==> design.v <==
module division(input clk, input rst, input start, input [31:0] dividendo, divisor,
                output [31:0] cociente, residuo, output done);
reg [31:0] shift_register;
reg [31:0] pre_divisor;
reg [31:0] cont;
reg idle;                       
reg done_r;                     
reg [15:0] resta, pre_cocido, res, cocido;
always @ (posedge clk) begin
  done_r <= 1'b0;
  if (rst) begin
    idle = 1'b1;
  end else if (idle) begin
    if (start) begin
      cont = 32'b0;
      shift_register = {8'b0, dividendo[15:0]};
      pre_cocido = 16'b0;
      pre_divisor = divisor;
      shift_register = shift_register << 1;
      cont = cont + 1'b1;
      idle = 1'b0;
    end
  end else begin
    if (cont < 5'd17) begin
      if (shift_register[31:16] < pre_divisor[15:0]) begin
        pre_cocido = pre_cocido << 1;
      end else begin
        resta = shift_register[31:16] - pre_divisor[15:0];
        pre_cocido = pre_cocido << 1;
        pre_cocido[0] = 1'b1;
        shift_register[31:16] = resta;
      end
      shift_register = shift_register << 1;
      cont = cont + 1'b1;
    end else begin
      cocido = pre_cocido;
      res = shift_register[31:16]>>1;
      idle = 1'b1;
      done_r <= 1'b1;
    end
  end
end
assign cociente = {16'b0, cocido};
assign residuo = {16'b0, res};
assign done = done_r;
endmodule
==> run.sh <==
#!/bin/bash
# the make line also repeats each setting of config.mk as NAME=value (left out here)
make -C /OpenROAD-flow-scripts/flow DESIGN_CONFIG=/design/flow/config.mk WORK_HOME=/design/flow/orfs CLKGATE_MAP_FILE= finish
==> config.mk <==
export PLATFORM = sky130hd
export DESIGN_NAME = division
export DESIGN_NICKNAME = division
export VERILOG_FILES = /design/flow/design.v
export SDC_FILE = /design/flow/constraint.sdc
export NUM_CORES = 4
export LEC_CHECK = 0
export ABC_AREA = 0
export CAP_MARGIN = 30
export CORE_MARGIN = 4
export CORE_UTILIZATION = 26
export CTS_CLUSTER_DIAMETER = 233
export CTS_CLUSTER_SIZE = 95
export PLACE_DENSITY_LB_ADDON = 0.09
export SLEW_MARGIN = 40
export TNS_END_PERCENT = 10
==> constraint.sdc <==
create_clock -name core_clock -period 4.9 [get_ports {clk}]
set_input_delay 0.9800 -clock core_clock [delete_from_list [all_inputs] [get_ports {clk}]]
set_output_delay 0.9800 -clock core_clock [all_outputs]
set_load 0.01 [all_outputs]
==> run summary, run 1 <==
Implementation results. Note that the worst hold path type here is reg -> reg. After synthesis, the cell types taking the most area are sky130_fd_sc_hd__edfxtp_1 (61%), sky130_fd_sc_hd__buf_4 (4.0%), sky130_fd_sc_hd__xor2_1 (3.8%). The floorplan step defined a die boundary enclosing about 27000 µm². Reported sequential group power landed at around 1300 µW. Detailed-route iteration 0 reported a violation count of approximately 160. Register area share after synthesis landed at between 60 and 70%. Fraction of the mapped netlist area in simple logic gates landed at between 10 and 15%. By count the netlist is led by sky130_fd_sc_hd__edfxtp_1 (126), sky130_fd_sc_hd__nor2_1 (48), sky130_fd_sc_hd__buf_4 (33), sky130_fd_sc_hd__xor2_1 (27), sky130_fd_sc_hd__inv_1 (22). Max-slew check failures listed in the final report amount to 0. Entering global routing, the biggest net connects between 80 and 90 pins. Initial antenna violation count landed at 0. The slowest stage of the critical path is the sky130_fd_sc_hd__buf_6 cell. Core utilization of the finished layout landed at about a third. Summed over all instances, the cell type with the most area after synthesis is sky130_fd_sc_hd__edfxtp_1. The worst setup path is launched from an input port. Looking at the VDD voltage map, the peak drop is approximately 0.20 mV. Endpoint required time on the critical path landed at 4.94 ns. The report lists the number of standard-cell rows as approximately 56. Clock slew at the register clock pins of the worst setup and hold paths landed at about 0.060 ns. The tree is rooted in a sky130_fd_sc_hd__clkbuf_16. In this run, post-CTS repair resized a total of 0 instances. Switching part of the total landed at roughly a quarter.

Highest attainable clock frequency landed at approximately 350 MHz. Post-route minimum period landed at 2.87 ns. Warnings reported by Yosys during synthesis add up to 1. The dominant power group in this design is sequential cells. Leakage power figure landed at around 0.0027 µW. Clock latency on the worst-skew pair landed at 0.42 ns. Yosys chip area landed at 6240 µm². In the global route stage, overall resource usage came out at under 10%. Area fraction in mux cells landed at ~5.0%.

TritonCTS built the clock tree. In this run the tightest slew margin relative to its limit is 53.8%. Along the worst hold path, the cell count comes to 0. Routability-driven placement finished with a final weighted congestion of 0.758.

Ratio of routed vias to standard cells landed at ~4. Number of nets with antenna violations after detailed routing landed at 0. Number of top-level design ports landed at approximately 130. The number of antenna diodes in the final layout is 0. STA shows the worst min-delay path finishing at cocido[15].

Worst hold slack landed at 0.422 ns. Via count landed at 3659. Internal portion of total power landed at 2000 µW. Adder-cell share of the synthesized area landed at ~3.9%. Grouping stages by cell kind, the critical path spends the most delay in buffers and inverters.

The endpoint identified for the worst register-to-register timing path is shift_register[16]. Per the placement log, port buffering inserted about 66 buffers. CTS built an H-tree with a depth of 4. The first global-routing pass estimated about 20000 µm of wire. Stage delay of the slowest cell on the critical path landed at ~0.56 ns. The top cell type by area accounts for just over 60% of the synthesized area. Proportion of power drawn by combinational gates landed at approximately 8.5%.

Per the OpenROAD floorplan log, the area of the core is ~24000 µm². Height of the chip landed at 163 µm. The design draws approximately 2700 µW. The most used flip-flop cell after synthesis is sky130_fd_sc_hd__edfxtp_1. According to the CTS report, the clock sink count is 128.

Number of buffers inserted by hold repair at cts landed at 0. Per the run summary, max-cap violations total 0. According to the timing report, the critical path is launched from rst.

First-pass detailed-route iteration total landed at 4. Total power normalized to cell area comes to 346 nW/µm². The setup path with the least slack is of type in -> reg. Detailed placement reports a standard cell area of approximately 7100 µm². Number of synthesized register bits landed at around 130. For this run the top cell type by instance count after synthesis was sky130_fd_sc_hd__edfxtp_1. The flow reports power dissipated in combinational cells as 225 µW.

Via count of the first global-routing pass landed at 3835. The STA report counts the stages on the worst setup path as 6. Number of cells on the worst reg-to-reg path landed at 6.

The cell-mix breakdown from Yosys lists the XOR/XNOR area share as 5.48%. Per the final timing report, the hold violations number 0. The report lists the cells along the critical path as clkdlybuf4s50_1, and3b_1, buf_4, a21oi_1, clkinv_2, buf_6. The clock passes through at most 2 buffers. Average instance area after synthesis landed at approximately 13 µm². The flow ran to the end and the layout has no timing, DRC or antenna violations.

Setup TNS landed at 0 ns. By area, the combinational part of the netlist is dominated by simple AND/OR/NAND/NOR gates. Global routing finished with a remaining overflow of 0. The synthesis report gives the async set-or-reset register share as 0%. Detail-routed net length per standard cell landed at ~14 µm. Synthesis produced a netlist whose cell count is 482. The final layout contains 643 nets. OpenSTA lists the critical path endpoint as shift_register[16]. STA classifies the critical path endpoint as a flip-flop. Clock tree synthesis inserted a total of 17 buffers.

Final cycle utilization of the critical path landed at between 50% and 60%. Setup repair after global routing left no endpoint under its margin. The power report puts the net switching power at roughly 650 µW. Arrival time at the worst endpoint landed at roughly 3 ns.

The final layout contains routed wiring with a total length of between 10000 and 15000 µm. Fraction of power consumed by the clock network landed at around 43%. On the final layout, the worst clock skew is between 0.01 and 0.015 ns. The last timing report of the flow puts the setup violation total at 0. Setup slack on the worst flop-to-flop path landed at 2.04 ns. Cell count listed in synth_stat.txt landed at just under 500.

Final non-filler cell area landed at around 7700 µm². Post-detailed-placement half-perimeter wirelength landed at 8090 µm. Of the total synthesized cell area, the portion taken by AND-OR and OR-AND cells is approximately 5%.

Sequential group share of total power landed at between 40% and 50%. Share of the core filled by cells before placement landed at about a quarter. Tally of unique sky130hd cells used after synthesis landed at roughly 55. Number of enable-type register cells in the synthesized netlist landed at approximately 130. Number of setup buffers added after CTS landed at 0. The launch point of the worst register-to-register path is recorded as cont[21]. The script parses the final routing iteration and logs DRC violations as 0.

The number of warnings reported in the stage logs is roughly 59. In this run the horizontal extent of the chip is around 160 µm. The critical path maximum fanout is ~66. Clock network power landed at ~1200 µW.

Per the hold report, the tightest min-delay path originates at pre_cocido[15]. Slew at the pin closest to its max-slew limit landed at ~0.7 ns. Worst path buffer plus inverter count landed at 4.

The flow measured a signed area growth from synthesis to layout of 22.9%. After synthesis the cells add up to between 6000 and 7000 µm².
through the flow:
stage	instances	setup slack [ns]
6_report	888	2.03
3_3_place_gp	857	1.36
3_5_place_dp	857	1.54
2_1_floorplan	514	1.27
4_1_cts	888	1.91
5_1_grt	888	1.76
per-layer routing:
layer / vias to the layer above / wire length (µm) / share of wire [%] / track usage [%]
met5: - / 0 / 0 / 0
li1: 1817 / - / - / -
met2: 73 / 6200 / 50 / 16.4
met3: 13 / 551 / 4.4 / 2.86
met1: 1756 / 5580 / 45 / 11.5
met4: 0 / 147 / 1.2 / 3.77
cell type report:
cell class / instances / area (µm²)
clock buffer: 17 / 425
tap: 319 / 399
inverter: 23 / 87.6
timing repair buffer: 70 / 698
multi-input combinational: 317 / 2120
fill: 2405 / 15900
clock inverter: 14 / 108
sequential: 128 / 3820
==> run 2: changes to the inputs <==
Settings changed: CORE_MARGIN 4 to 2, CORE_UTILIZATION 26 to 63, CTS_CLUSTER_SIZE 95 to unset, SLEW_MARGIN 40 to 20, TNS_END_PERCENT 10 to unset.
Clock period 4.9 ns to 2.63 ns, I/O delays scaled along.
==> run summary, run 2 <==
Implementation results. Maximum VDD drop landed at 0.401 mV. Maximum count of clock buffers along a single path landed at 2. Endpoint required time on the critical path landed at 2.89 ns. Clock network power landed at roughly 2000 µW. Die width landed at slightly above 100 µm. Area fraction in mux cells landed at a little under 5%. For the worst-skew pair, the clock arrives at the later sink with an insertion delay of approximately 0.52 ns. Summing the areas of all and, or, nand and nor instances in the mapped netlist gives between 10% and 20% of the synthesized area. Counting pins that exceed their max-slew limit in the final report gives 0.

Yosys chip area landed at 6240 µm². After routing the design area is around 7600 µm². The run finished with no timing, DRC or antenna violations. First-pass detailed-route iteration total landed at 4. The initial antenna violation count is 0.

Number of cells on the worst reg-to-reg path landed at 11. Global-route wire length before repair landed at between 15000 and 20000 µm. In the final timing run, aggregate negative setup slack is 0 ns. Hold analysis lists the worst path endpoint as cocido[15]. Traced cell by cell, the critical path runs through inv_1, ha_1, fa_2, nand2b_1, a21oi_2, nor3b_2, o21bai_2, o22a_2, buf_6, mux2i_2, nor2_1. Among the non-sequential cells, simple AND/OR/NAND/NOR gates take the most area. Register area share after synthesis landed at between 60 and 70%. In the global route stage, overall resource usage came out at 21.4%. The warning tally printed by Yosys for this design is 1. The critical path is of the reg -> reg type. Via count landed at ~3700.

In this run the most critical hold path is launched from pre_cocido[15]. Hold timing on the final database bottoms out at a slack of ~0.42 ns. Setup repair after global routing left no endpoint under its margin. Synthesized cell area landed at between 6000 and 7000 µm². Max-capacitance violation count landed at 0. According to the finish report, the design has a final net count of ~650. From bottom edge to top edge, the die measures about 100 µm.

The synthesized design spends more area on one cell type than any other, namely sky130_fd_sc_hd__edfxtp_1. Routability-driven placement congestion ratio landed at roughly 0.83. In this run the post-CTS setup repair buffer count came out at 0.

Number of nets with antenna violations after detailed routing landed at 0. The worst setup path is captured at a flip-flop. Internal portion of total power landed at between 3000 and 4000 µW.

Share of the core filled by cells before placement landed at 64.4%. Worst path buffer plus inverter count landed at 2. Via count of the first global-routing pass landed at between 3000 and 4000. According to the I/O placement log, the pin count is ~130. Number of enable-type register cells in the synthesized netlist landed at 126. The kind of cell with the highest combined delay along the critical path is adder cells. By area the synthesized netlist is led by sky130_fd_sc_hd__edfxtp_1 (61%), sky130_fd_sc_hd__buf_4 (4.0%), sky130_fd_sc_hd__xor2_1 (3.8%). In this run, placement finished with an instance count of between 600 and 700. Final hold violation count landed at 0. The overall die size recorded for this design is roughly 11000 µm².

The critical path crosses 11 cells after its start point. A synthesized cell averages 12.9 µm². For the worst reg-to-reg path, the startpoint reported by OpenROAD is shift_register[16]. Number of remaining DRC errors landed at 0. After Yosys synthesis, AND-OR and OR-AND compound gates account for just under 5% of the synthesized area.

Antenna repair during routing inserted a diode count of 0. The CTS log lists the clock sinks for this run as around 130. Leakage power figure landed at 0.00272 µW. Clock slew at the register clock pins of the worst setup and hold paths landed at approximately 0.060 ns. Setup slack on the worst flop-to-flop path landed at ~0.18 ns. From synthesis to final layout, the design area changed by 21.1%.

Looking at the critical path, the single cell with the biggest stage delay is sky130_fd_sc_hd__fa_2. Post-route minimum period landed at about 2.5 ns. Yosys stat counts 482 cells in the synthesized netlist. The post-CTS hold buffer count recorded in the log is 0. DRC marker count from the first detailed-route iteration landed at approximately 130. Count of placed standard cells in the final layout, fillers left out landed at between 700 and 800. After detailed routing, the average wire length per cell comes to around 15 µm. For the worst reg-to-reg path, the endpoint reported by OpenROAD is shift_register[21]. Area fraction of the dominant cell type after synthesis landed at roughly 61%.

Among all stages on the critical path, the maximum delay recorded is around 0.35 ns. Data on the critical path arrives at its endpoint at approximately 2.7 ns. Among all cell types in the netlist, the one instantiated most often is sky130_fd_sc_hd__edfxtp_1. Fraction of synthesis flops using an asynchronous set or reset pin landed at 0%.

STA classifies the critical path startpoint as a flip-flop. The cell sitting at the root of the clock tree is a sky130_fd_sc_hd__clkbuf_8. The commonest register cell is sky130_fd_sc_hd__edfxtp_1. Total detailed-routing wirelength landed at roughly 11000 µm. Sequential group share of total power landed at between 40% and 50%.

Entering global routing, the biggest net connects about 71 pins. Per the detail_route report, vias per standard cell equal 5.22. Largest fanout on the critical path landed at 5. The largest part of the power goes to sequential cells. TritonCTS built the clock tree.

Counting every instance in the synthesized netlist gives between 400 and 500. Total of endpoints with negative setup slack in the final report landed at 0. The most critical setup path has its endpoint at shift_register[21]. The path class of the tightest hold or removal check is reg -> reg. Static timing analysis puts the maximum clock frequency at a little over 400 MHz. The launch point of the critical path was reported as shift_register[16]. Synthesis inferred approximately 130 register bits. For reference, full adder, half adder and majority cells occupy 3.93% of the area reported after synthesis. The clock network is responsible for 41.9% of the overall power.

Yosys mapped the design onto about 55 distinct sky130hd cell types. Detailed placement reports a standard cell area of roughly 7000 µm². As logged by OpenROAD, the buffers inserted on ports number ~66. Global routing finished with a remaining overflow of 0. Clock buffer count from CTS landed at 17. The final timing report lists clock skew as 0.00593 ns. For reference, the top cells by count after synthesis are sky130_fd_sc_hd__edfxtp_1 (126), sky130_fd_sc_hd__nor2_1 (48), sky130_fd_sc_hd__buf_4 (33), sky130_fd_sc_hd__xor2_1 (27), sky130_fd_sc_hd__inv_1 (22). Hold path depth landed at 0. Placeable core area landed at 9680 µm². Dividing total power by cell area gives a power density of 643 nW/µm².

H-tree depth reported by CTS landed at 4. Xor and xnor fraction of the mapped netlist area landed at under 10%. The power report puts the net switching power at between 1000 and 1500 µW.

OpenROAD reports that the post-layout worst path occupies about 93% of the period. Combinational power for this build is around 440 µW. Post-detailed-placement half-perimeter wirelength landed at ~7200 µm. Switching part of the total landed at between 20% and 30%. Number of rows created at floorplan landed at 36. Proportion of power drawn by combinational gates landed at roughly 9.0%. Summing over the stages, the warning tally comes to 59. Sequential cells consume a total of around 2400 µW.
run 2: repair_timing:
| action | in CTS | in global routing |
|---|---|---|
| resized | 0 | 5 |
| hold endpoints to repair | 0 | 0 |
| setup endpoints to repair | 0 | 14 |
run 2: per-layer routing:
metal	part of all wire (%)	GRT usage (%)	routed length, µm	vias up
met2	52	36.1	5600	69
met1	43	26.6	4680	1805
met5	0	0	0	-
met3	3.4	6.10	372	11
li1	-	-	-	1833
met4	1.2	7.34	127	0
run 2: cell type report:
| type | instances | area, µm² |
|---|---|---|
| Inverter | 23 | 90.1 |
| Timing Repair Buffer | 79 | 812 |
| Tap cell | 133 | 166 |
| Clock buffer | 18 | 418 |
| Fill cell | 609 | 2130 |
| Multi-Input combinational cell | 317 | 2150 |
| Sequential cell | 128 | 3820 |
| Clock inverter | 14 | 100 |
run 2: per-stage QoR:
stage	power, µW	worst slack (ns)	util (%)
2_1_floorplan	2730	0.00552	-
3_3_place_gp	2840	0.109	72.5
3_5_place_dp	2850	0.102	72.5
4_1_cts	4880	0.0781	77.9
5_1_grt	5030	0.0155	78.0
6_report	4860	0.178	78.0
==> run 3: changes to the inputs <==
Settings changed: ABC_AREA 0 to unset, CAP_MARGIN 30 to 20, CORE_UTILIZATION 63 to 65, CTS_CLUSTER_DIAMETER 233 to unset, PLACE_DENSITY set to 0.6, PLACE_DENSITY_LB_ADDON 0.09 to unset.
Clock period 2.63 ns to 3.42 ns, I/O delays scaled along.
==> run summary, run 3 <==
Implementation results. The flow ran to the end and the layout has no timing, DRC or antenna violations. Share of the core filled by cells before placement landed at 67.2%. Die width landed at between 100 and 150 µm. Looking at the gate-level netlist, the highest instance count belongs to sky130_fd_sc_hd__edfxtp_1. The flow reports that sequential cells draw between 40% and 50% of the design power.

Per the GRT congestion report, total overflow comes to 0. The H-tree generated during clock tree synthesis spans 4 levels. The net switching power in the latest report is about 900 µW.

The clock arrives with 0.0108 ns of skew. The main area contributors are sky130_fd_sc_hd__edfxtp_1 (61%), sky130_fd_sc_hd__buf_4 (4.0%), sky130_fd_sc_hd__xor2_1 (3.8%). Setup repair after global routing left no endpoint under its margin.

Antenna diode count landed at 0. Final worst slack landed at 0.774 ns. Internal power comes to around 3100 µW. In this run, CTS created clock tree buffers numbering 17. Endpoint required time on the critical path landed at 3.66 ns.

Broken down by cell family, the worst path's largest delay share belongs to adder cells. Final hold violation count landed at 0. Counting buffers and inverters, the worst setup path is 11 cells deep. Overall routing resource usage recorded by global route was 22.0%. On the reported timing paths, the clock transition at the registers reads ~0.060 ns.

Number of enable-type register cells in the synthesized netlist landed at 126. After routing, the total negative slack on setup checks comes to 0 ns. The number of hold buffers added after CTS was 0. And-or/or-and share of the synthesized area landed at 4.91%. Global-route wire length before repair landed at ~17000 µm. Leakage power figure landed at between 0.002 and 0.003 µW.

Summing over every cut layer, the via total after detailed routing is 3742. Arrival time at the worst endpoint landed at around 2.9 ns. Number of instances in the synthesized netlist landed at around 480. The largest part of the power goes to the clock network.

The switching portion of total power comes to ~22%. STA lists the endpoint of the worst register-to-register path as shift_register[21]. Counting instances in the post-synthesis netlist gives the leading cell types as sky130_fd_sc_hd__edfxtp_1 (126), sky130_fd_sc_hd__nor2_1 (48), sky130_fd_sc_hd__buf_4 (33), sky130_fd_sc_hd__xor2_1 (27), sky130_fd_sc_hd__inv_1 (22). Chip area landed at roughly 10000 µm². Maximum VDD drop landed at approximately 0.43 mV. Hold path depth landed at 0. Slew at the pin closest to its max-slew limit landed at around 0.68 ns. Dividing the detail-routed wire length by the instance count gives 15.7 µm. Per the skew report, the later register of the worst-skew pair sees a clock latency of approximately 0.52 ns. For reference, the critical path is captured by shift_register[21]. Xor and xnor fraction of the mapped netlist area landed at under 10%. Yosys chip area landed at 6240 µm². The worst hold path begins at pre_cocido[5].

Post-route minimum period landed at 2.65 ns. Final-layout fill cell count landed at 541. Max-slew violation count landed at 0. The worst setup path is of the reg -> reg kind. After floorplanning, the core was sized to cover approximately 9300 µm². Area fraction in mux cells landed at under 10%. Final non-filler cell area landed at 7550 µm².

TritonCTS built the clock tree. The post-synth register bit count is between 100 and 150. Summing the areas of all fa, ha and maj instances in the mapped netlist gives 3.93% of the synthesized area. Per the summary, power density relative to cell area is 535 nW/µm².

Of all cell types, the one taking the most synthesized area is sky130_fd_sc_hd__edfxtp_1. The floorplan has 35 rows. Cell count listed in synth_stat.txt landed at just under 500. In this run the post-CTS setup repair buffer count came out at 0.

Looking at the cell usage after synthesis, the top flip-flop cell is sky130_fd_sc_hd__edfxtp_1. For this run, the number of Yosys warnings is 1. The max-slew check reports its worst relative slack as between 50% and 60%.

Looking at the critical path, the single cell with the biggest stage delay is sky130_fd_sc_hd__fa_1. Power in combinational cells landed at approximately 320 µW. OpenROAD warning count landed at about 60.

In this run the maximum-capacitance check reported violations numbering 0. Per report_power, the combinational group accounts for around 8.0% of the total. Register area share after synthesis landed at about three fifths. The root buffer cell chosen for the clock tree is sky130_fd_sc_hd__clkbuf_8. Per the post-synthesis stats, the area per cell is about 13 µm². The worst setup path is captured at a flip-flop. In the hold report, the worst path ends at cocido[5]. Clock network power landed at roughly 1900 µW. Once layout is complete, the cells apart from fillers number around 700.

After layout, the worst path uses between 70% and 80% of the clock period. Once detailed placement completed, the half-perimeter wirelength came to slightly above 7000 µm. Derived from the worst setup path, the maximum achievable clock frequency is about 380 MHz. Height of the chip landed at 102 µm. The routed layout reports a DRC error count of 0.

Area after detailed placement landed at between 6000 and 7000 µm². The critical path contains buffers and inverters numbering 2 combined. Number of clock sinks landed at roughly 130.

DRC marker count from the first detailed-route iteration landed at between 100 and 150. The via count of the first global-routing pass was around 3600. The share of total power dissipated in the clock network is a little under half. First-pass detailed-route iteration total landed at 4.

Per the timing report, the most critical flop-to-flop path originates at shift_register[16]. For reference, the critical path is launched at shift_register[16]. After synthesis the cells add up to 6240 µm². According to the I/O placement log, the pin count is approximately 130. Fraction of the mapped netlist area in simple logic gates landed at 12.7%. The worst setup path is launched from a flip-flop. The detailed placer reported the number of placed instances as ~670. Per the run report, area growth between synthesis and finish was 21.0%. Grouping non-sequential cells by family puts the most area in simple AND/OR/NAND/NOR gates. Routability-driven placement congestion ratio landed at 0.895. For this run, the detailed router reports a per-instance via density of around 5.3. Net count of the finished layout landed at 646. The worst hold path belongs to the class reg -> reg. The initial antenna violation count is 0. The largest single stage delay on the critical path is 0.41 ns. Maximum count of clock buffers along a single path landed at 2. For this block, the routed nets add up to 11000 µm of wire. Largest fanout on the critical path landed at 8.

After clock tree synthesis, the repair step resized 0 gates. Reported sequential group power landed at 1830 µW. STA shows the worst reg2reg path with a cell count of 11. Pre-CTS setup slack landed at approximately 0.76 ns.

Entering global routing, the biggest net connects 62 pins. Number of buffers added on ports landed at 66. Of all flip-flops after synthesis, the portion carrying an async set or reset was 0%. Number of nets with antenna violations after detailed routing landed at 0.

Setup slack on the worst flop-to-flop path landed at between 0.7 and 0.8 ns. The signal on the critical path passes through inv_1, ha_1, fa_1, nand2b_1, a21oi_2, nor3b_2, o21bai_2, o22a_1, buf_4, mux2i_1, nor2_1. Total of endpoints with negative setup slack in the final report landed at 0.

Area fraction of the dominant cell type after synthesis landed at roughly 61%. Tally of unique sky130hd cells used after synthesis landed at between 50 and 60.
[run 3: cell type report]
class,count,area [µm²],share of cell area [%]
clock buffer,17,414,5.49
clock inverter,15,206,2.73
inverter,23,86.3,1.14
multi-input combinational,317,2130,28.2
sequential,128,3820,50.7
tap,129,161,2.14
timing repair buffer,73,726,9.61
[run 3: per-layer routing]
layer	track usage, %	part of all wire [%]
met3	6.29	4.2
met2	37.7	53
met1	26.9	41
met4	7.49	1.1
met5	0	0
[run 3: stage by stage]
step	hold WS [ns]	utilization, %	power [µW]
6_report	0.441	81.3	4040
5_1_grt	0.451	81.3	4160
4_1_cts	0.441	81.3	4050
3_5_place_dp	0.428	74.6	2180
3_3_place_gp	0.406	74.6	2170
2_1_floorplan	0.400	-	2100
==> run 4: changes to the inputs <==
Settings changed: ABC_AREA set to 0, CAP_MARGIN 20 to 30, CORE_MARGIN 2 to 4, CORE_UTILIZATION 65 to 56, CTS_CLUSTER_DIAMETER set to 233, CTS_CLUSTER_SIZE set to 100, PLACE_DENSITY 0.6 to unset, PLACE_DENSITY_LB_ADDON set to 0.09, SETUP_SLACK_MARGIN set to 1.45.
Clock period 3.42 ns to 4.9 ns, I/O delays scaled along.
==> run summary, run 4 <==
Implementation results. Fraction of power consumed by the clock network landed at approximately 45%. Counting the warning lines in the Yosys log gives 1. First-pass detailed-route iteration total landed at 4.

After synthesis, the largest area contributor takes up 60.6% of total cell area. In the post-synthesis netlist, the cell with the most instances is sky130_fd_sc_hd__edfxtp_1. Register area share after synthesis landed at roughly three fifths. For reference, the top cells by area after synthesis are sky130_fd_sc_hd__edfxtp_1 (61%), sky130_fd_sc_hd__buf_4 (4.0%), sky130_fd_sc_hd__xor2_1 (3.8%). Critical path depth landed at 10.

Switching part of the total landed at about 23%. And-or/or-and share of the synthesized area landed at 4.91%. Looking at the cell usage after synthesis, the top flip-flop cell is sky130_fd_sc_hd__edfxtp_1. Fraction of synthesis flops using an asynchronous set or reset pin landed at 0%. For flop-to-flop paths, the worst setup slack is around 1.9 ns. Maximum clock skew at final layout landed at approximately 0.0077 ns. Final cycle utilization of the critical path landed at around three fifths. For reference, the clock transition at the flip-flops on the worst setup and hold paths is 0.06 ns. For reference, the critical path is launched at pre_divisor[0]. Initial antenna violation count landed at 0.

Routability-driven placement congestion ratio landed at roughly 0.84. For this run, the top clock speed supported by timing is between 300 and 400 MHz. Number of enable-type register cells in the synthesized netlist landed at ~130. OpenSTA lists the critical path endpoint as shift_register[30].

Tightest slew margin relative to the limit landed at 38.8%. Share of the core filled by cells before placement landed at a little under three fifths. In this run, the number of DRC markers left after iteration 0 of detailed routing was about 210. Arrival time at the worst endpoint landed at approximately 3.2 ns. Via count of the first global-routing pass landed at roughly 3700. Final non-filler cell area landed at ~7500 µm².

Clock buffer count from CTS landed at 17. Max-cap violations in this run came to 0. The setup path with the least slack is of type reg -> reg. Summing every instance area after synthesis gives ~6200 µm².

STA lists the startpoint of the worst register-to-register path as pre_divisor[0]. The worst setup path is launched from a flip-flop. Listed in order, past its start point the critical path passes ha_1, fa_1, nand2b_1, a21oi_2, nor3b_2, o21bai_2, o22a_1, buf_8, nor3b_1, a31o_1. Post-CTS repair changed the size of 0 cells. Number of synthesized register bits landed at ~130. Nets still carrying antenna violations after routing amount to 0. The flow reports power dissipated in sequential cells as approximately 1300 µW. Leakage power figure landed at between 0.002 and 0.003 µW. In this run the standard cell core region covers about 11000 µm².

Area fraction in mux cells landed at under 10%. Together, buffers and inverters on the worst path number 1. By area, the combinational part of the netlist is dominated by simple AND/OR/NAND/NOR gates.

Adding up every negative setup slack in the final design gives 0 ns. The critical path's slowest stage uses the library cell sky130_fd_sc_hd__o22a_1. TritonCTS built the clock tree.

Broken down by cell family, the worst path's largest delay share belongs to AND-OR/OR-AND gates. The synthesized netlist has a Yosys-reported chip area of 6240 µm². Number of buffers added on ports landed at 66. The global routing report lists combined usage of all routing layers as a little under a fifth. The run finished with no timing, DRC or antenna violations. Xor and xnor fraction of the mapped netlist area landed at between 5 and 6%. At the pin with the least slew margin, the transition time is between 0.9 and 1 ns. Total detailed-routing wirelength landed at approximately 11000 µm. Number of buffers inserted by hold repair at cts landed at 0. According to the CTS report, the clock sink count is between 100 and 150. Along the worst path, the maximum fanout reaches 10. Stage delay of the slowest cell on the critical path landed at roughly 0.54 ns. Height of the chip landed at roughly 110 µm. The largest total area in the synthesized netlist belongs to sky130_fd_sc_hd__edfxtp_1.

Hold path depth landed at 0. For reference, the top cells by count after synthesis are sky130_fd_sc_hd__edfxtp_1 (126), sky130_fd_sc_hd__nor2_1 (48), sky130_fd_sc_hd__buf_4 (33), sky130_fd_sc_hd__xor2_1 (27), sky130_fd_sc_hd__inv_1 (22). The routed layout reports a DRC error count of 0.

Total of endpoints with negative setup slack in the final report landed at 0. Maximum VDD drop landed at about 0.42 mV. Post-detailed-placement half-perimeter wirelength landed at just over 7000 µm. In this run the horizontal extent of the chip is between 100 and 150 µm. Average instance area after synthesis landed at about 13 µm². Combinational logic burns 8.3% of the power. Recorded from the global router log, the overflow total was 0. Warnings raised by the tools during the run amount to 59. In the final routed layout, each cell accounts on average for 15.4 µm. Final worst slack landed at approximately 1.9 ns. Final hold violation count landed at 0. Global-route wire length before repair landed at roughly 18000 µm. The path with the worst hold slack has its endpoint at cocido[15]. Power per cell area landed at between 300 and 400 nW/µm².

Reported net switching power landed at 627 µW. Maximum count of clock buffers along a single path landed at 2. Pins over their slew limit in the final report were tallied at 0. Row generation in the floorplan step produced 38 rows.

Count of placed standard cells in the final layout, fillers left out landed at 712. Power in combinational cells landed at 226 µW. The chip occupies 12900 µm². Per the run report, area growth between synthesis and finish was 20.3%. The final route contains 3693 vias.

Overall power of the completed layout landed at roughly 2700 µW. The worst register-to-register path ends at shift_register[30]. Cell count listed in synth_stat.txt landed at just under 500. Per the CTS log, the root buffer master is sky130_fd_sc_hd__clkbuf_8. Per the hold report, the tightest min-delay path originates at pre_cocido[15]. Setup repair after global routing left no endpoint under its margin.

STA classifies the critical path endpoint as a flip-flop. Number of cells on the worst reg-to-reg path landed at 10. Once placement finished, the instance area stood at 6930 µm². The largest part of the power goes to sequential cells. Sequential cells burn between 40% and 50% of the power. Pre-CTS setup slack landed at about 1.8 ns. Internal portion of total power landed at 2080 µW. Largest net degree at the start of global routing landed at about 84.

Counting distinct cell types in the post-synthesis netlist gives around 55. Clock network power landed at between 1000 and 1500 µW. Note that the worst hold path type here is reg -> reg.

The OpenROAD report gives the critical path a required time of between 5 and 6 ns. Using the TritonRoute via totals, the vias-per-cell ratio works out to between 5 and 6. Net count of the finished layout landed at roughly 650.

Per the synthesis report, the simple-gate share of the synthesized area is 12.7%. Post-route minimum period landed at approximately 3 ns. For this design the top-level I/O count stands at approximately 130. Adder-cell share of the synthesized area landed at under 10%.

Number of placed instances with taps included landed at 680. Number of instances in the synthesized netlist landed at ~480. Final-layout fill cell count landed at just over 800. The clock reaches the later pin of the worst-skew pair after ~0.52 ns. Number of setup buffers added after CTS landed at 0.

H-tree depth reported by CTS landed at 4. Antenna diode count landed at 0.
[run 4: through the flow]
| stage | hold WS [ns] | utilization [%] |
|---|---|---|
| 6_report | 0.430 | 68.9 |
| 4_1_cts | 0.425 | 68.9 |
| 5_1_grt | 0.439 | 68.9 |
| 2_1_floorplan | 0.400 | - |
| 3_5_place_dp | 0.406 | 63.7 |
| 3_3_place_gp | 0.404 | 63.5 |
[run 4: routing by layer]
layer  vias up  wire (µm)  track usage [%]
li1       1817          -                -
met4         0         59             4.81
met3         4        411             5.84
met1      1809       4630             22.9
met2        63       5870             30.7
met5         -          0                0
[run 4: area by class of cell]
class | instances | area, µm² | share of cell area [%]
Tap cell | 140 | 175 | 2.33
Inverter | 23 | 90.1 | 1.20
Multi-Input combinational cell | 317 | 2130 | 28.4
Sequential cell | 128 | 3820 | 51.0
Clock buffer | 17 | 414 | 5.52
Clock inverter | 15 | 159 | 2.12
Timing Repair Buffer | 72 | 713 | 9.50
==> run 5: changes to the inputs <==
Settings changed: ABC_AREA 0 to 1, CAP_MARGIN 30 to 20, CORE_MARGIN 4 to 2, CORE_UTILIZATION 56 to 40, CTS_CLUSTER_DIAMETER 233 to 95, CTS_CLUSTER_SIZE 100 to unset, GPL_ROUTABILITY_DRIVEN set to 0, GPL_TIMING_DRIVEN set to 0, MAX_ROUTING_LAYER set to met4, PLACE_DENSITY_LB_ADDON 0.09 to unset, SETUP_SLACK_MARGIN 1.45 to 0.04, TNS_END_PERCENT set to 60.
Clock period 4.9 ns to 2.94 ns, I/O delays scaled along.
==> run summary, run 5 <==
Implementation results. The internal portion of the total power is between 3000 and 4000 µW. After the first detailed-routing iteration, the DRC count stood at about 430. The worst pin sits at a relative slew slack of 58.5%. Cell count listed in synth_stat.txt landed at 767. The tool warning count for the run is 59. Buffers inserted during clock tree synthesis total 17. The startpoint identified for the worst register-to-register timing path is cont[18]. For the pin with the worst max-slew slack, the measured transition is 0.621 ns. The worst hold path terminates at cocido[15]. The tree is rooted in a sky130_fd_sc_hd__clkbuf_16. For this run, asynchronously set or reset flops after synthesis account for 0%. Worst path buffer plus inverter count landed at 0.

After clock tree synthesis, the clock-pin slew on the worst setup and hold paths is about 0.060 ns. Per the detail_route report, DRC violations left total 0. sky130_fd_sc_hd__edfxtp_1 takes more of the synthesized area than any other cell. In this run the VDD rail shows a maximum IR drop of between 0.4 and 0.5 mV. In this run, the combinational gates consume 10.4% of the power. The worst setup path is of the reg -> reg kind. For the worst setup path, the data required time is approximately 3.0 ns. Counting along the longest clock path gives a buffer depth of 2. The dominant power group in this design is the clock network.

Power per cell area landed at 544 nW/µm². Per report_power, the clock group accounts for between 40% and 50% of the total. For this run, the total global-route usage over all layers was measured as between 10% and 20%. Largest net degree at the start of global routing landed at between 80 and 90. The first global-routing pass estimated 23300 µm of wire. Via count of the first global-routing pass landed at approximately 4600. Setup repair after global routing left no endpoint under its margin. Power in combinational cells landed at around 500 µW. The share of total power dissipated in sequential elements is between 40 and 50%. Switching part of the total landed at 25.3%. H-tree depth reported by CTS landed at 4. Number of synthesized register bits landed at 128. The main area contributors are sky130_fd_sc_hd__edfxtp_1 (53%), sky130_fd_sc_hd__nand2_1 (11%), sky130_fd_sc_hd__inv_1 (6.2%).

Checking hold timing, the worst path is listed with class reg -> reg. The script logs the ratio of routed vias to standard cells as 4.48. For the worst min-delay path, the startpoint reported by OpenROAD is pre_cocido[15]. Number of nets with antenna violations after detailed routing landed at 0.

Average instance area after synthesis landed at between 9 and 10 µm². Highest attainable clock frequency landed at between 300 and 400 MHz. Share of the core filled by cells before placement landed at about two fifths. Per the detail_route report, inserted antenna diodes total 0. For reference, the placement row count at floorplan is 48. Summing the areas of all xor and xnor instances in the mapped netlist gives under 10% of the synthesized area.

Per the skew report, the later register of the worst-skew pair sees a clock latency of approximately 0.43 ns. Per Yosys stat, the portion of area used by sequential elements is ~54%. Tally of unique sky130hd cells used after synthesis landed at 43.

The worst setup path is captured at a flip-flop. Net count of the finished layout landed at 972. In this run the worst setup path begins at cont[18]. Chip area landed at between 15000 and 20000 µm².

Post-synthesis, Yosys gives the total cell area as between 7000 and 8000 µm². Area fraction in mux cells landed at 0%. In this run, the synthesized area fraction spent on and/or/nand/nor cells is recorded as about a quarter. Per the OpenROAD timing report, the critical path contains 5 cells. Following the worst setup path forward leads to its endpoint at cont[17]. The initial antenna violation count was 0. Routed wire length on met2 landed at roughly 6300 µm. The number of maximum-capacitance violations recorded for the run is 0. Number of cells on the worst reg-to-reg path landed at 5. The core region is 17300 µm².

Per the synth stats, the flop cell with the highest instance count is sky130_fd_sc_hd__edfxtp_1. The critical path maximum fanout is approximately 80. Via count landed at 5034.

Among cell families on the critical path, the largest total delay comes from simple AND/OR/NAND/NOR gates. The post-route report lists met1 wire length as ~7300 µm. The clock tree has to reach approximately 130 sinks.

Stage delay of the slowest cell on the critical path landed at between 0.5 and 0.6 ns. First-pass detailed-route iteration total landed at 5. After filler insertion, the fill cell instance count of the layout stands at 1650.

Number of instances in the synthesized netlist landed at approximately 770. Including well taps, the total number of placed cells is 1092. Adder-cell share of the synthesized area landed at roughly 3.5%. And-or/or-and share of the synthesized area landed at under 10%. The cell area that synthesis handed to floorplanning was 7080 µm². The detailed router reports a met3 wire length of 730 µm. Warnings reported by Yosys during synthesis add up to 1.

The area fraction of the largest cell type after synthesis is ~53%. From left edge to right edge, the die measures ~140 µm. Arrival time at the worst endpoint landed at ~2.6 ns. At the end of the flow the core is filled with cells to approximately half.

The global route stage reports its total congestion overflow as 0. In the finished design, the share of the clock period the worst path needs comes to between 80% and 90%. Final hold violation count landed at 0. The critical path goes through nor2_1, nand3_1, nor4_2, nand3_1, nand2_8. Grouping non-sequential cells by family puts the most area in simple AND/OR/NAND/NOR gates. Height of the chip landed at ~140 µm. The final report lists the setup-violating endpoint count as 0.

The worst setup path is launched from a flip-flop. The smallest clock period supported by the final layout is computed as 2.54 ns. The most frequently used library cell after synthesis is sky130_fd_sc_hd__nand2_1.

The most numerous cell type found on the critical path is sky130_fd_sc_hd__nand3_1. Pin placement for this block handled 132 I/O pins. Post-detailed-placement half-perimeter wirelength landed at between 10000 and 15000 µm.

The power report puts the leakage power at about 0.0038 µW. Setup TNS landed at 0 ns. Count of placed standard cells in the final layout, fillers left out landed at around 1100. Per the detail_route log, the uppermost layer with routed signals is met4. Number of buffers added on ports landed at between 60 and 70.

Per the run report, area growth between synthesis and finish was 24.5%. Power attributed to sequential cells is around 2100 µW. Setup slack on the worst flop-to-flop path landed at 0.40 ns.

The run finished with no timing, DRC or antenna violations. The slowest stage of the critical path belongs to the cell sky130_fd_sc_hd__nand2_8. In the final report, the number of pins over their slew limit comes to 0. In the final routed layout, each cell accounts on average for approximately 13 µm.

Reported net switching power landed at approximately 1200 µW. Clock network power landed at roughly 2200 µW. The endpoint identified for the worst register-to-register timing path is cont[17].

The final timing report lists clock skew as between 0.008 and 0.009 ns. Number of enable-type register cells in the synthesized netlist landed at approximately 130. Hold path depth landed at 0. Total detailed-routing wirelength landed at approximately 15000 µm. TritonCTS built the clock tree.

Sorting the synthesized cells by how often they occur yields sky130_fd_sc_hd__nand2_1 (202), sky130_fd_sc_hd__edfxtp_1 (126), sky130_fd_sc_hd__inv_1 (117), sky130_fd_sc_hd__nor2_1 (84), sky130_fd_sc_hd__buf_4 (34).
run 5: routing by layer:
metal,up-vias,track usage [%]
met4,0,6.70
li1,2656,-
met1,2231,23.5
met2,129,24.4
met3,18,3.70
met5,-,-
run 5: area by class of cell:
cell class	count	area, µm²	share of cell area [%]
plain buffers	45	343	3.89
clock buffers	17	425	4.83
clock inverters	15	174	1.97
inverters	120	450	5.11
multi-input cells	506	2620	29.7
flip-flops and latches	128	3820	43.4
well taps	225	282	3.19
repair buffers	68	699	7.94
run 5: metrics by stage:
stage                     setup slack [ns]  total power (µW)  cell area, µm²  hold WS (ns)
after global routing                 0.274              4970            8810         0.429
after floorplan                     0.0567              2510            7200         0.400
after global placement               -1.12              2660            8150         0.403
final                                0.403              4790            8810         0.424
after CTS                            0.171              4840            8810         0.427
after detailed placement            -0.128              2670            8200         0.412
run 5: what timing repair did:
item / in CTS / in global routing
endpoints found under the setup margin: 79 / 79
pin swaps: 0 / 0
resized: 1 / 1
hold buffers: 0 / 0
setup buffers: 0 / 0
==> run 6: changes to the inputs <==
Settings changed: CORE_UTILIZATION 40 to 72, CTS_CLUSTER_DIAMETER 95 to 377, CTS_CLUSTER_SIZE set to 10, GPL_ROUTABILITY_DRIVEN 0 to unset, GPL_TIMING_DRIVEN 0 to unset, MAX_ROUTING_LAYER met4 to unset, PLACE_DENSITY set to 0.6, SETUP_SLACK_MARGIN 0.04 to 0.82, TNS_END_PERCENT 60 to 5.
Clock period 2.94 ns to 2.74 ns, I/O delays scaled along.
==> run summary, run 6 <==
Implementation results. TritonCTS built the clock tree. Summed over the clock group, the power is approximately 2400 µW. Among all stages on the critical path, the largest delay is contributed by sky130_fd_sc_hd__ha_1. Of all cell types, the one taking the most synthesized area is sky130_fd_sc_hd__edfxtp_1. Adding up every negative setup slack in the final design gives 0 ns. Per the post-route antenna check, the number of violating nets is 0. The floorplan step defined a core boundary enclosing ~9600 µm².

Worst path buffer plus inverter count landed at 1. Total power normalized to cell area comes to about 600 nW/µm². Total of warnings raised by yosys landed at 1.

Maximum VDD drop landed at between 0.5 and 0.6 mV. Number of remaining DRC errors landed at 0. Stage delay of the slowest cell on the critical path landed at 0.49 ns. STA reports the tightest min-delay check as being of type reg -> reg. Number of top-level design ports landed at 132.

Arrival time at the worst endpoint landed at 2.81 ns. Overall power of the completed layout landed at ~5300 µW. Xor and xnor fraction of the mapped netlist area landed at under 10%. Number of clock sinks landed at around 130. Proportion of power drawn by combinational gates landed at between 10 and 15%.

The worst setup path is captured at a flip-flop. The share of synthesized area in the top cell type comes to between 50 and 60%. OpenSTA lists the critical path endpoint as shift_register[30]. Critical path depth landed at 9. Fraction of synthesis flops using an asynchronous set or reset pin landed at 0%. Reported net switching power landed at 1440 µW. Leakage power figure landed at roughly 0.0037 µW.

Adder-cell share of the synthesized area landed at roughly 3.5%. Buffers placed on the I/O ports in this run total around 66. In this run, power in combinational logic comes to 676 µW. Sequential group share of total power landed at 43.2%.

Clock slew at the register clock pins of the worst setup and hold paths landed at ~0.070 ns. Per the OpenROAD floorplan log, the width of the die is just over 100 µm. After global routing the overflow that remains totals 0. Synthesis produced 767 cells. The flow ran to the end and the layout has no timing, DRC or antenna violations. In the setup report, the worst path falls into the class reg -> reg. The initial antenna violation count is 1.

Ratio of routed vias to standard cells landed at around 6.4. The worst register-to-register path begins at shift_register[28]. Highest attainable clock frequency landed at roughly 400 MHz. Fraction of power consumed by the clock network landed at between 40% and 50%. The tree is rooted in a sky130_fd_sc_hd__clkbuf_8. Before antenna repair, the detailed router went through 11 iterations. Slew at the pin closest to its max-slew limit landed at 0.907 ns.

DRC marker count from the first detailed-route iteration landed at roughly 1100. Area of the multi-input gates landed at slightly below 3000 µm². TritonCTS created 17 clock buffers. Among cell families on the critical path, the largest total delay comes from simple AND/OR/NAND/NOR gates. With fillers left out, the area of the finished cells amounts to roughly 8900 µm². Per the synthesis report, the number of distinct cell types is 43. Average instance area after synthesis landed at roughly 9.2 µm². Sorting the synthesized cells by area gives the leading types as sky130_fd_sc_hd__edfxtp_1 (53%), sky130_fd_sc_hd__nand2_1 (11%), sky130_fd_sc_hd__inv_1 (6.2%).

The clock tree synthesis step divided the H-tree into 4 levels. The critical path maximum fanout is 5. Area after detailed placement landed at 7810 µm².

Looking at the reg2reg group, the worst path ends at shift_register[30]. Cell count listed in synth_stat.txt landed at roughly 770. The flow reports power dissipated in sequential cells as between 2000 and 2500 µW. Looking at hold timing, the worst path starts from pre_cocido[15]. Row generation in the floorplan step produced 36 rows. The flow measured a signed area growth from synthesis to layout of 26.1%.

Hold path depth landed at 0. Across the whole layout, storage elements account for ~3800 µm². Across the routed clock network, the largest skew measured is approximately 0.012 ns. Max-capacitance violation count landed at 0. Area fraction in mux cells landed at 0%.

Sorting the synthesized cells by how often they occur yields sky130_fd_sc_hd__nand2_1 (202), sky130_fd_sc_hd__edfxtp_1 (126), sky130_fd_sc_hd__inv_1 (117), sky130_fd_sc_hd__nor2_1 (84), sky130_fd_sc_hd__buf_4 (34). Worst hold slack landed at 0.450 ns. Summing every instance area after synthesis gives around 7100 µm². Height of the chip landed at roughly 100 µm. Via count of the first global-routing pass landed at around 6000.

The final timing report lists a hold violation count of 0. Number of cells on the worst reg-to-reg path landed at 9. Yosys shows that the main logic family after synthesis is simple AND/OR/NAND/NOR gates. Global-route total usage across every layer landed at around two fifths. Global-route wire length before repair landed at slightly above 30000 µm.

Clock latency on the worst-skew pair landed at ~0.55 ns. The endpoint of the worst hold path is reported as cocido[15]. Among the stages of the critical path, the cell type that occurs most often is sky130_fd_sc_hd__nand2_1.

The detailed router reported a total wirelength of roughly 24000 µm. The critical path endpoint has a required time of roughly 3.1 ns. Looking at the gate-level netlist, the highest instance count belongs to sky130_fd_sc_hd__nand2_1. The HPWL after detailed placement is slightly above 10000 µm. The script computed the net switching share of total power as around 27%. Entering global routing, the biggest net connects approximately 44 pins. OpenROAD warning count landed at between 60 and 70.

Maximum count of clock buffers along a single path landed at 2. The internal power of the cells totals between 3000 and 4000 µW. The launch point of the critical path was reported as shift_register[28].

In the synthesized netlist the dominant register cell turns out to be sky130_fd_sc_hd__edfxtp_1. Pins over their slew limit in the final report were tallied at 0. Post-route minimum period landed at between 2 and 2.5 ns. The layout has between 300 and 400 filler cells. Routability-driven placement congestion ratio landed at slightly above 0.9. Number of synthesized register bits landed at 128. The setup check on the worst reg-to-reg path leaves a slack of roughly 0.24 ns. Number of buffers inserted by hold repair at cts landed at 0. Share of the core filled by cells before placement landed at between 70% and 80%. STA classifies the critical path startpoint as a flip-flop. Detail-routed net length per standard cell landed at between 20 and 25 µm. Chip area landed at around 11000 µm². Setup repair after global routing could not meet its margin everywhere. Number of enable-type register cells in the synthesized netlist landed at between 100 and 150. Fraction of the mapped netlist area in simple logic gates landed at around a quarter. Net count of the finished layout landed at between 900 and 1000. Total of endpoints with negative setup slack in the final report landed at 0. Yosys chip area landed at between 7000 and 8000 µm². The worst-case max-slew headroom was logged as between 30 and 40%. Via count landed at approximately 6500.

The final critical path takes up between 90% and 100% of the cycle. In this run the critical path is formed by ha_1, nand2_1, nor2_1, and2_1, nand2_1, nand3_1, nand3_2, nand2_1, inv_1. Per report_power, the top consumer among the power groups is the clock network. Summing the areas of all compound-gate instances in the mapped netlist gives ~4.5% of the synthesized area.

Register area share after synthesis landed at ~54%.
## run 6: layout make-up
type	count	share of cell area, %
inverter	120	5.09
sequential	128	42.9
clock inverter	15	2.12
multi-input combinational	511	32.9
antenna	1	0.0281
timing repair buffer	97	10.4
tap	133	1.87
clock buffer	17	4.64
## run 6: stage by stage
stage | std cells | setup slack (ns) | util, %
2_1_floorplan | 799 | 0.757 | -
3_3_place_gp | 958 | 0.455 | 81.0
3_5_place_dp | 958 | 0.386 | 81.0
4_1_cts | 1012 | 0.603 | 90.6
5_1_grt | 1022 | 0.240 | 92.5
6_report | 1022 | 0.240 | 92.5
## run 6: repair_timing
item | in CTS | in global routing
resized | 20 | 26
pin swaps | 13 | 13
setup endpoints to repair | 135 | 166
buffers inserted | 17 | 9
endpoints found under the hold margin | 0 | 0
gates cloned | 5 | 0
## run 6: routing by layer
| metal | track usage [%] | vias up | routed length (µm) |
|---|---|---|---|
| met2 | 63.1 | 678 | 10900 |
| li1 | - | 2651 | - |
| met3 | 12.2 | 251 | 3070 |
| met4 | 30.6 | 0 | 2440 |
| met1 | 42.4 | 2929 | 7260 |
| met5 | 0 | - | 0 |
==> run 7: changes to the inputs <==
Settings changed: ABC_AREA 1 to unset, CORE_UTILIZATION 72 to 57, CTS_CLUSTER_DIAMETER 377 to unset, CTS_CLUSTER_SIZE 10 to unset, SETUP_SLACK_MARGIN 0.82 to unset, TNS_END_PERCENT 5 to unset.
Clock period 2.74 ns to 8.33 ns, I/O delays scaled along.
==> run summary, run 7 <==
Implementation results. DRC marker count from the first detailed-route iteration landed at 163. The run finished with no timing, DRC or antenna violations. Total of warnings raised by yosys landed at 1. Per STA, the startpoint of the critical path is rst. Reported net switching power landed at roughly 340 µW.

Maximum clock skew at final layout landed at around 0.010 ns. Looking at the clock tree report, the root buffer type is sky130_fd_sc_hd__clkbuf_8. Measured in cells, the most critical reg-to-reg path has a length of 10.

In this run switching power makes up between 20% and 30% of total power. After synthesis, the design contains 482 cells according to Yosys. Counting buffers and inverters, the worst setup path is 5 cells deep. The finished layout holds roughly 710 standard cells, fillers aside.

Worst path buffer plus inverter count landed at 3. Post-synthesis, Yosys gives the total cell area as around 6200 µm². Clock latency on the worst-skew pair, taken at its later pin, is between 0.5 and 0.6 ns. The final power report lists total power as 1620 µW. The worst path uses about half of the clock period. Slew at the pin closest to its max-slew limit landed at roughly 1.0 ns. The synthesis run shows multiplexers occupying under 10% of the cell area. Clock network power landed at about 740 µW. Chip area landed at 11800 µm². The worst register-to-register path ends at shift_register[22]. The placed instances occupy a cell area of approximately 7000 µm². And-or/or-and share of the synthesized area landed at 4.91%. The synthesized netlist devotes roughly an eighth of its cell area to simple gates.

Average instance area after synthesis landed at 12.9 µm². No sink is reached through more buffers than the 2 on the longest clock path. Initial antenna violation count landed at 0. Hold path depth landed at 0. Per the detail_route report, routed wire per instance is 15.5 µm. The first global-routing pass estimated between 15000 and 20000 µm of wire. STA classifies the critical path startpoint as an input port. The die is roughly 110 µm tall.

The largest individual stage delay along the critical path comes from the cell sky130_fd_sc_hd__and3b_1. Of the total power, the clock network draws between 40% and 50%. Largest fanout on the critical path landed at roughly 67. The worst hold path terminates at cocido[12]. Number of synthesized register bits landed at between 100 and 150. Post-synthesis to final-layout area growth landed at 20.0%. The launch point of the worst register-to-register path is recorded as shift_register[16]. The timing report gives the clock slew at the launch and capture registers of the worst setup and hold paths as about 0.060 ns. The core region is around 11000 µm². Ranked by power, first place goes to sequential cells. Yosys reports that the most numerous cell types are sky130_fd_sc_hd__edfxtp_1 (126), sky130_fd_sc_hd__nor2_1 (48), sky130_fd_sc_hd__buf_4 (33), sky130_fd_sc_hd__xor2_1 (27), sky130_fd_sc_hd__inv_1 (22). Antenna diode count landed at 0. Post-CTS repair ended up resizing 0 cells. In this design, the largest share of critical-path delay is due to buffers and inverters. The H-tree generated during clock tree synthesis spans 4 levels.

According to the timing report, the critical path is captured at shift_register[18]. For reference, the final report shows the max-slew violation count at 0. The floorplan has 38 rows.

The startpoint identified for the worst hold timing path is pre_cocido[12]. Summing every instance area after synthesis gives between 6000 and 7000 µm². The number of hold buffers added after CTS was 0. Area fraction of the dominant cell type after synthesis landed at 60.6%.

The final layout contains routed wiring with a total length of about 11000 µm. Die width landed at ~110 µm. Power in combinational cells landed at between 100 and 150 µW. Post-detailed-placement half-perimeter wirelength landed at between 6000 and 7000 µm.

Xor and xnor fraction of the mapped netlist area landed at about 5.5%. In this build the clock could be raised as far as between 200 and 250 MHz. Ranked by total cell area, the synthesized netlist is headed by sky130_fd_sc_hd__edfxtp_1 (61%), sky130_fd_sc_hd__buf_4 (4.0%), sky130_fd_sc_hd__xor2_1 (3.8%).

Number of enable-type register cells in the synthesized netlist landed at around 130. Setup slack on the worst flop-to-flop path landed at slightly above 5 ns. Number of buffers added on ports landed at between 60 and 70. Setup repair after global routing left no endpoint under its margin. Post-route minimum period landed at slightly above 4 ns. Number of placed instances with taps included landed at between 600 and 700. Via count of the first global-routing pass landed at ~3600. The largest total area in the synthesized netlist belongs to sky130_fd_sc_hd__edfxtp_1. By instance count, the leading cell after synthesis is sky130_fd_sc_hd__edfxtp_1. Fraction of synthesis flops using an asynchronous set or reset pin landed at 0%.

First-pass detailed-route iteration total landed at 4. Number of instances in the synthesized netlist landed at ~480. Routability-driven placement congestion ratio landed at 0.796. Of the combinational cells, the family taking the most area is simple AND/OR/NAND/NOR gates. Nets still carrying antenna violations after routing amount to 0. Largest net degree at the start of global routing landed at around 84.

The cell sequence reported for the critical path is clkdlybuf4s50_1, and3b_1, a21oi_1, inv_2, buf_4. The script extracted a total leakage power of roughly 0.0027 µW. Arrival time at the worst endpoint landed at about 4.3 ns.

Per the power-grid run, VDD falls by no more than ~0.23 mV. In the synthesized netlist the dominant register cell turns out to be sky130_fd_sc_hd__edfxtp_1. Per the synthesis report, the adder-cell share of the synthesized area is under 10%. Of the total power, registers draw a little under half. Tally of unique sky130hd cells used after synthesis landed at between 50 and 60. TritonCTS built the clock tree.

The number of maximum-capacitance violations recorded for the run is 0. The script computed a power per unit cell area of about 220 nW/µm². The worst setup path is of the in -> reg kind. Tightest slew margin relative to the limit landed at between 30 and 40%. At the floorplan stage, the core utilization is reported as about three fifths. The path class of the tightest hold or removal check is reg -> reg. Reported sequential group power landed at 751 µW. Net count of the finished layout landed at about 640. The worst setup path is captured at a flip-flop.

Per STA, the highest per-stage delay on the worst path measures a little under 0.9 ns. Final hold violation count landed at 0. The final route contains about 3700 vias. Overall routing resource usage recorded by global route was 19.9%. Final non-filler cell area landed at between 7000 and 8000 µm². Internal portion of total power landed at ~1300 µW. Setup TNS landed at 0 ns. The floorplan report gives the top-level pin count as ~130. Proportion of power drawn by combinational gates landed at just over 8%. Once the clock tree was built, the setup fixing pass inserted 0 buffers.

TritonCTS reports the number of clock sinks as approximately 130. Clock buffer count from CTS landed at 17. Ratio of routed vias to standard cells landed at about 5.2. Total of endpoints with negative setup slack in the final report landed at 0. In the Yosys report, the sequential cells make up 61.3% of the chip area. Overall overflow remaining after global route landed at 0. The tool warning count for the run is 61. For this run, design rule violations remaining after detail routing come to 0. Endpoint required time on the critical path landed at 8.47 ns.
-- run 7: final cells by class --
| type | count | area, µm² |
|---|---|---|
| flip-flops and latches | 128 | 3820 |
| clock buffers | 19 | 422 |
| fillers | 788 | 3260 |
| multi-input cells | 317 | 2120 |
| clock inverters | 13 | 169 |
| inverters | 23 | 86.3 |
| repair buffers | 69 | 683 |
| well taps | 140 | 175 |
-- run 7: through the flow --
| step | utilization [%] | hold WS, ns | worst slack [ns] |
|---|---|---|---|
| 2_1_floorplan | - | 0.400 | 4.01 |
| 3_3_place_gp | 64.1 | 0.406 | 3.74 |
| 3_5_place_dp | 64.1 | 0.421 | 3.62 |
| 4_1_cts | 69.6 | 0.439 | 4.22 |
| 5_1_grt | 69.6 | 0.451 | 4.00 |
| 6_report | 69.6 | 0.440 | 4.20 |
-- run 7: per-layer routing --
metal / up-vias / wire, µm / GRT usage, %
met5: - / 0 / 0
met4: 0 / 152 / 7.97
met3: 12 / 418 / 6.28
met2: 63 / 5690 / 33.7
met1: 1800 / 4690 / 23.7
li1: 1810 / - / -
==> run 8: changes to the inputs <==
Settings changed: CORE_UTILIZATION 57 to 27.
Clock period 8.33 ns to 10.4 ns, I/O delays scaled along.
==> run summary, run 8 <==
Implementation results. The run finished with no timing, DRC or antenna violations. In this run the worst setup path terminates at shift_register[23]. In this run the remaining antenna-violating nets after routing total 0. Before antenna repair, the detailed router went through 5 iterations.

Maximum count of clock buffers along a single path landed at 2. Total detailed-routing wirelength landed at roughly 11000 µm. In this run, synthesis inferred approximately 130 flip-flops with an integrated enable. Switching power as a fraction of the total was reported as between 20 and 25%.

TritonCTS created 17 clock buffers. Adding up every negative setup slack in the final design gives 0 ns. The kind of cell with the highest combined delay along the critical path is buffers and inverters. Stage delay of the slowest cell on the critical path landed at 0.87 ns.

Chip area landed at around 24000 µm². Detail-routed net length per standard cell landed at around 13 µm. Yosys reports that the most numerous cell types are sky130_fd_sc_hd__edfxtp_1 (126), sky130_fd_sc_hd__nor2_1 (48), sky130_fd_sc_hd__buf_4 (33), sky130_fd_sc_hd__xor2_1 (27), sky130_fd_sc_hd__inv_1 (22). TritonCTS built the clock tree. Number of gates resized after CTS landed at 0. STA reports the tightest min-delay check as being of type reg -> reg. Ranked by total cell area, the synthesized netlist is headed by sky130_fd_sc_hd__edfxtp_1 (61%), sky130_fd_sc_hd__buf_4 (4.0%), sky130_fd_sc_hd__xor2_1 (3.8%).

IR analysis of the VDD net gives a maximum drop of ~0.13 mV. Endpoint required time on the critical path landed at between 10 and 15 ns. For this run, the number of Yosys warnings is 1. In the hold report, the worst path ends at cocido[15]. Core utilization of the finished layout landed at 33.9%.

Worst path buffer plus inverter count landed at 3. Proportion of power drawn by combinational gates landed at under 10%. After Yosys synthesis, AND-OR and OR-AND compound gates account for 4.91% of the synthesized area.

Cell count listed in synth_stat.txt landed at around 480. Routability-driven placement congestion ratio landed at roughly 0.75. Per the OpenROAD timing report, the critical path contains 5 cells. The count of cells in the finished layout, fillers not included, comes to between 800 and 900.

Final-layout fill cell count landed at roughly 2200. Power per cell area landed at between 150 and 200 nW/µm². Summing the areas of all fa, ha and maj instances in the mapped netlist gives 3.93% of the synthesized area. The group that draws the most power in this run is sequential cells. Setup repair after global routing left no endpoint under its margin. Final worst slack landed at 5.74 ns. Number of buffers inserted by hold repair at cts landed at 0. The endpoint identified for the worst register-to-register timing path is shift_register[23]. The report gives the cell count of the worst hold path as 0. Average instance area after synthesis landed at around 13 µm². Per the synthesis report, the single largest cell type by area occupies roughly three fifths of cell area.

Number of instances in the synthesized netlist landed at between 400 and 500. The end-of-flow timing check tallies setup violations at 0. The root buffer cell chosen for the clock tree is sky130_fd_sc_hd__clkbuf_16. The analysis attributes to cell leakage a power of about 0.0027 µW. Per the post-CTS timing run, clock transition at the registers of the reported paths is 0.06 ns. Yosys chip area landed at approximately 6200 µm². Registers are responsible for about 46% of the overall power. Global-route wire length before repair landed at ~18000 µm. STA classifies the critical path startpoint as an input port. The vertical die dimension reported for this design is 156 µm. For the finished layout, the period the worst path requires is between 4 and 5 ns. Area fraction in mux cells landed at under 10%. Number of placed instances with taps included landed at between 800 and 900. The cell type that accounts for the most area after synthesis is sky130_fd_sc_hd__edfxtp_1. The combinational power reported by the tool is just over 100 µW. Listed in order, past its start point the critical path passes clkdlybuf4s50_1, and3b_1, a21oi_1, clkinv_2, buf_4. The largest individual stage delay along the critical path comes from the cell sky130_fd_sc_hd__and3b_1. The clock network is responsible for 45.7% of the overall power. Xor and xnor fraction of the mapped netlist area landed at under 10%. Via count landed at approximately 3700.

Number of rows created at floorplan landed at 55. Number of synthesized register bits landed at about 130. In this run the worst setup path begins at rst.

Die width landed at 156 µm. Data on the critical path arrives at its endpoint at roughly 4.7 ns. Clock network power landed at a little under 600 µW. The synthesis run identifies the leading combinational cell family as simple AND/OR/NAND/NOR gates. The worst-case max-slew headroom was logged as about 29%. Max-slew check failures listed in the final report amount to 0. Fraction of synthesis flops using an asynchronous set or reset pin landed at 0%.

Counting cells, the worst reg-to-reg path comes to 6. Synthesis instantiated around 55 different standard cells from the library. Endpoints failing hold in the final report were tallied at 0. Global-route total usage across every layer landed at around a tenth. Share of the core filled by cells before placement landed at between 20 and 30%.

After the first detailed-routing iteration, the DRC count stood at roughly 210. The skew report gives the latency at the later pin of the worst-skew pair as roughly 0.42 ns. Antenna diode count landed at 0. Internal portion of total power landed at between 900 and 1000 µW. Area used by sequential logic in the layout landed at 3820 µm².

The flow measured a signed area growth from synthesis to layout of 22.9%. Placeable core area landed at around 23000 µm². The clock tree synthesis step divided the H-tree into 4 levels. For this run the aggregate overflow at the end of global routing stands at 0. Looking at the gate-level netlist, the highest instance count belongs to sky130_fd_sc_hd__edfxtp_1. Reported net switching power landed at 322 µW. Register area share after synthesis landed at around three fifths. Largest net degree at the start of global routing landed at 84. Max-capacitance violation count landed at 0. According to the finish report, the design has a final net count of approximately 640.

With fillers left out, the area of the finished cells amounts to roughly 7700 µm². Synthesized cell area landed at around 6200 µm². Across the routed clock network, the largest skew measured is around 0.01 ns.

The via count of the first global-routing pass came to about 3500. Per the timing report, the most critical flop-to-flop path originates at cont[5]. TritonRoute reported its final design rule violation total as 0. Post-detailed-placement half-perimeter wirelength landed at 7320 µm. Number of top-level design ports landed at ~130. The critical path is of the in -> reg type.

Initial antenna violation count landed at 0. Using the TritonRoute via totals, the vias-per-cell ratio works out to 4.30. Number of buffers added on ports landed at roughly 66. Area after detailed placement landed at around 7100 µm². The worst setup path is captured at a flip-flop.

The startpoint identified for the worst hold timing path is pre_cocido[15]. Slew at the pin closest to its max-slew limit landed at 1.06 ns. The tree built by TritonCTS fans out to 128 sinks. Reported sequential group power landed at roughly 600 µW.

Fraction of the mapped netlist area in simple logic gates landed at around 13%. In this run the tools logged warnings totalling 59. Per the repair_timing log after CTS, setup buffers inserted total 0. Derived from the worst setup path, the maximum achievable clock frequency is about 210 MHz.

The pre-CTS setup check shows a worst slack of 5.20 ns. Final cycle utilization of the critical path landed at between 40 and 50%. Looking at the critical path, the highest net fanout was between 50 and 60. Looking at the cell usage after synthesis, the top flip-flop cell is sky130_fd_sc_hd__edfxtp_1. Per the layout area report, the combinational gate area comes to 2120 µm². Setup slack on the worst flop-to-flop path landed at roughly 7.3 ns.
## run 8: stage by stage
step,hold slack (ns),power (µW)
floorplan,0.400,691
global placement,0.405,717
detailed placement,0.405,718
CTS,0.421,1320
global route,0.441,1360
finish,0.420,1300
## run 8: area by class of cell
type / count / area share [%]
Inverter: 23 / 1.14
Timing Repair Buffer: 69 / 8.91
Sequential cell: 128 / 49.9
Multi-Input combinational cell: 317 / 27.7
Tap cell: 285 / 4.65
Clock buffer: 17 / 5.55
Clock inverter: 15 / 2.15
## run 8: per-layer routing
layer	part of all wire, %	wire length [µm]	global-route usage (%)
met1	48	5500	12.9
met2	45	5120	14.7
met3	5.0	572	3.42
met4	1.4	157	3.67
met5	0	0	0
Power figures rest on the tool's default switching activity, not on a simulated workload.
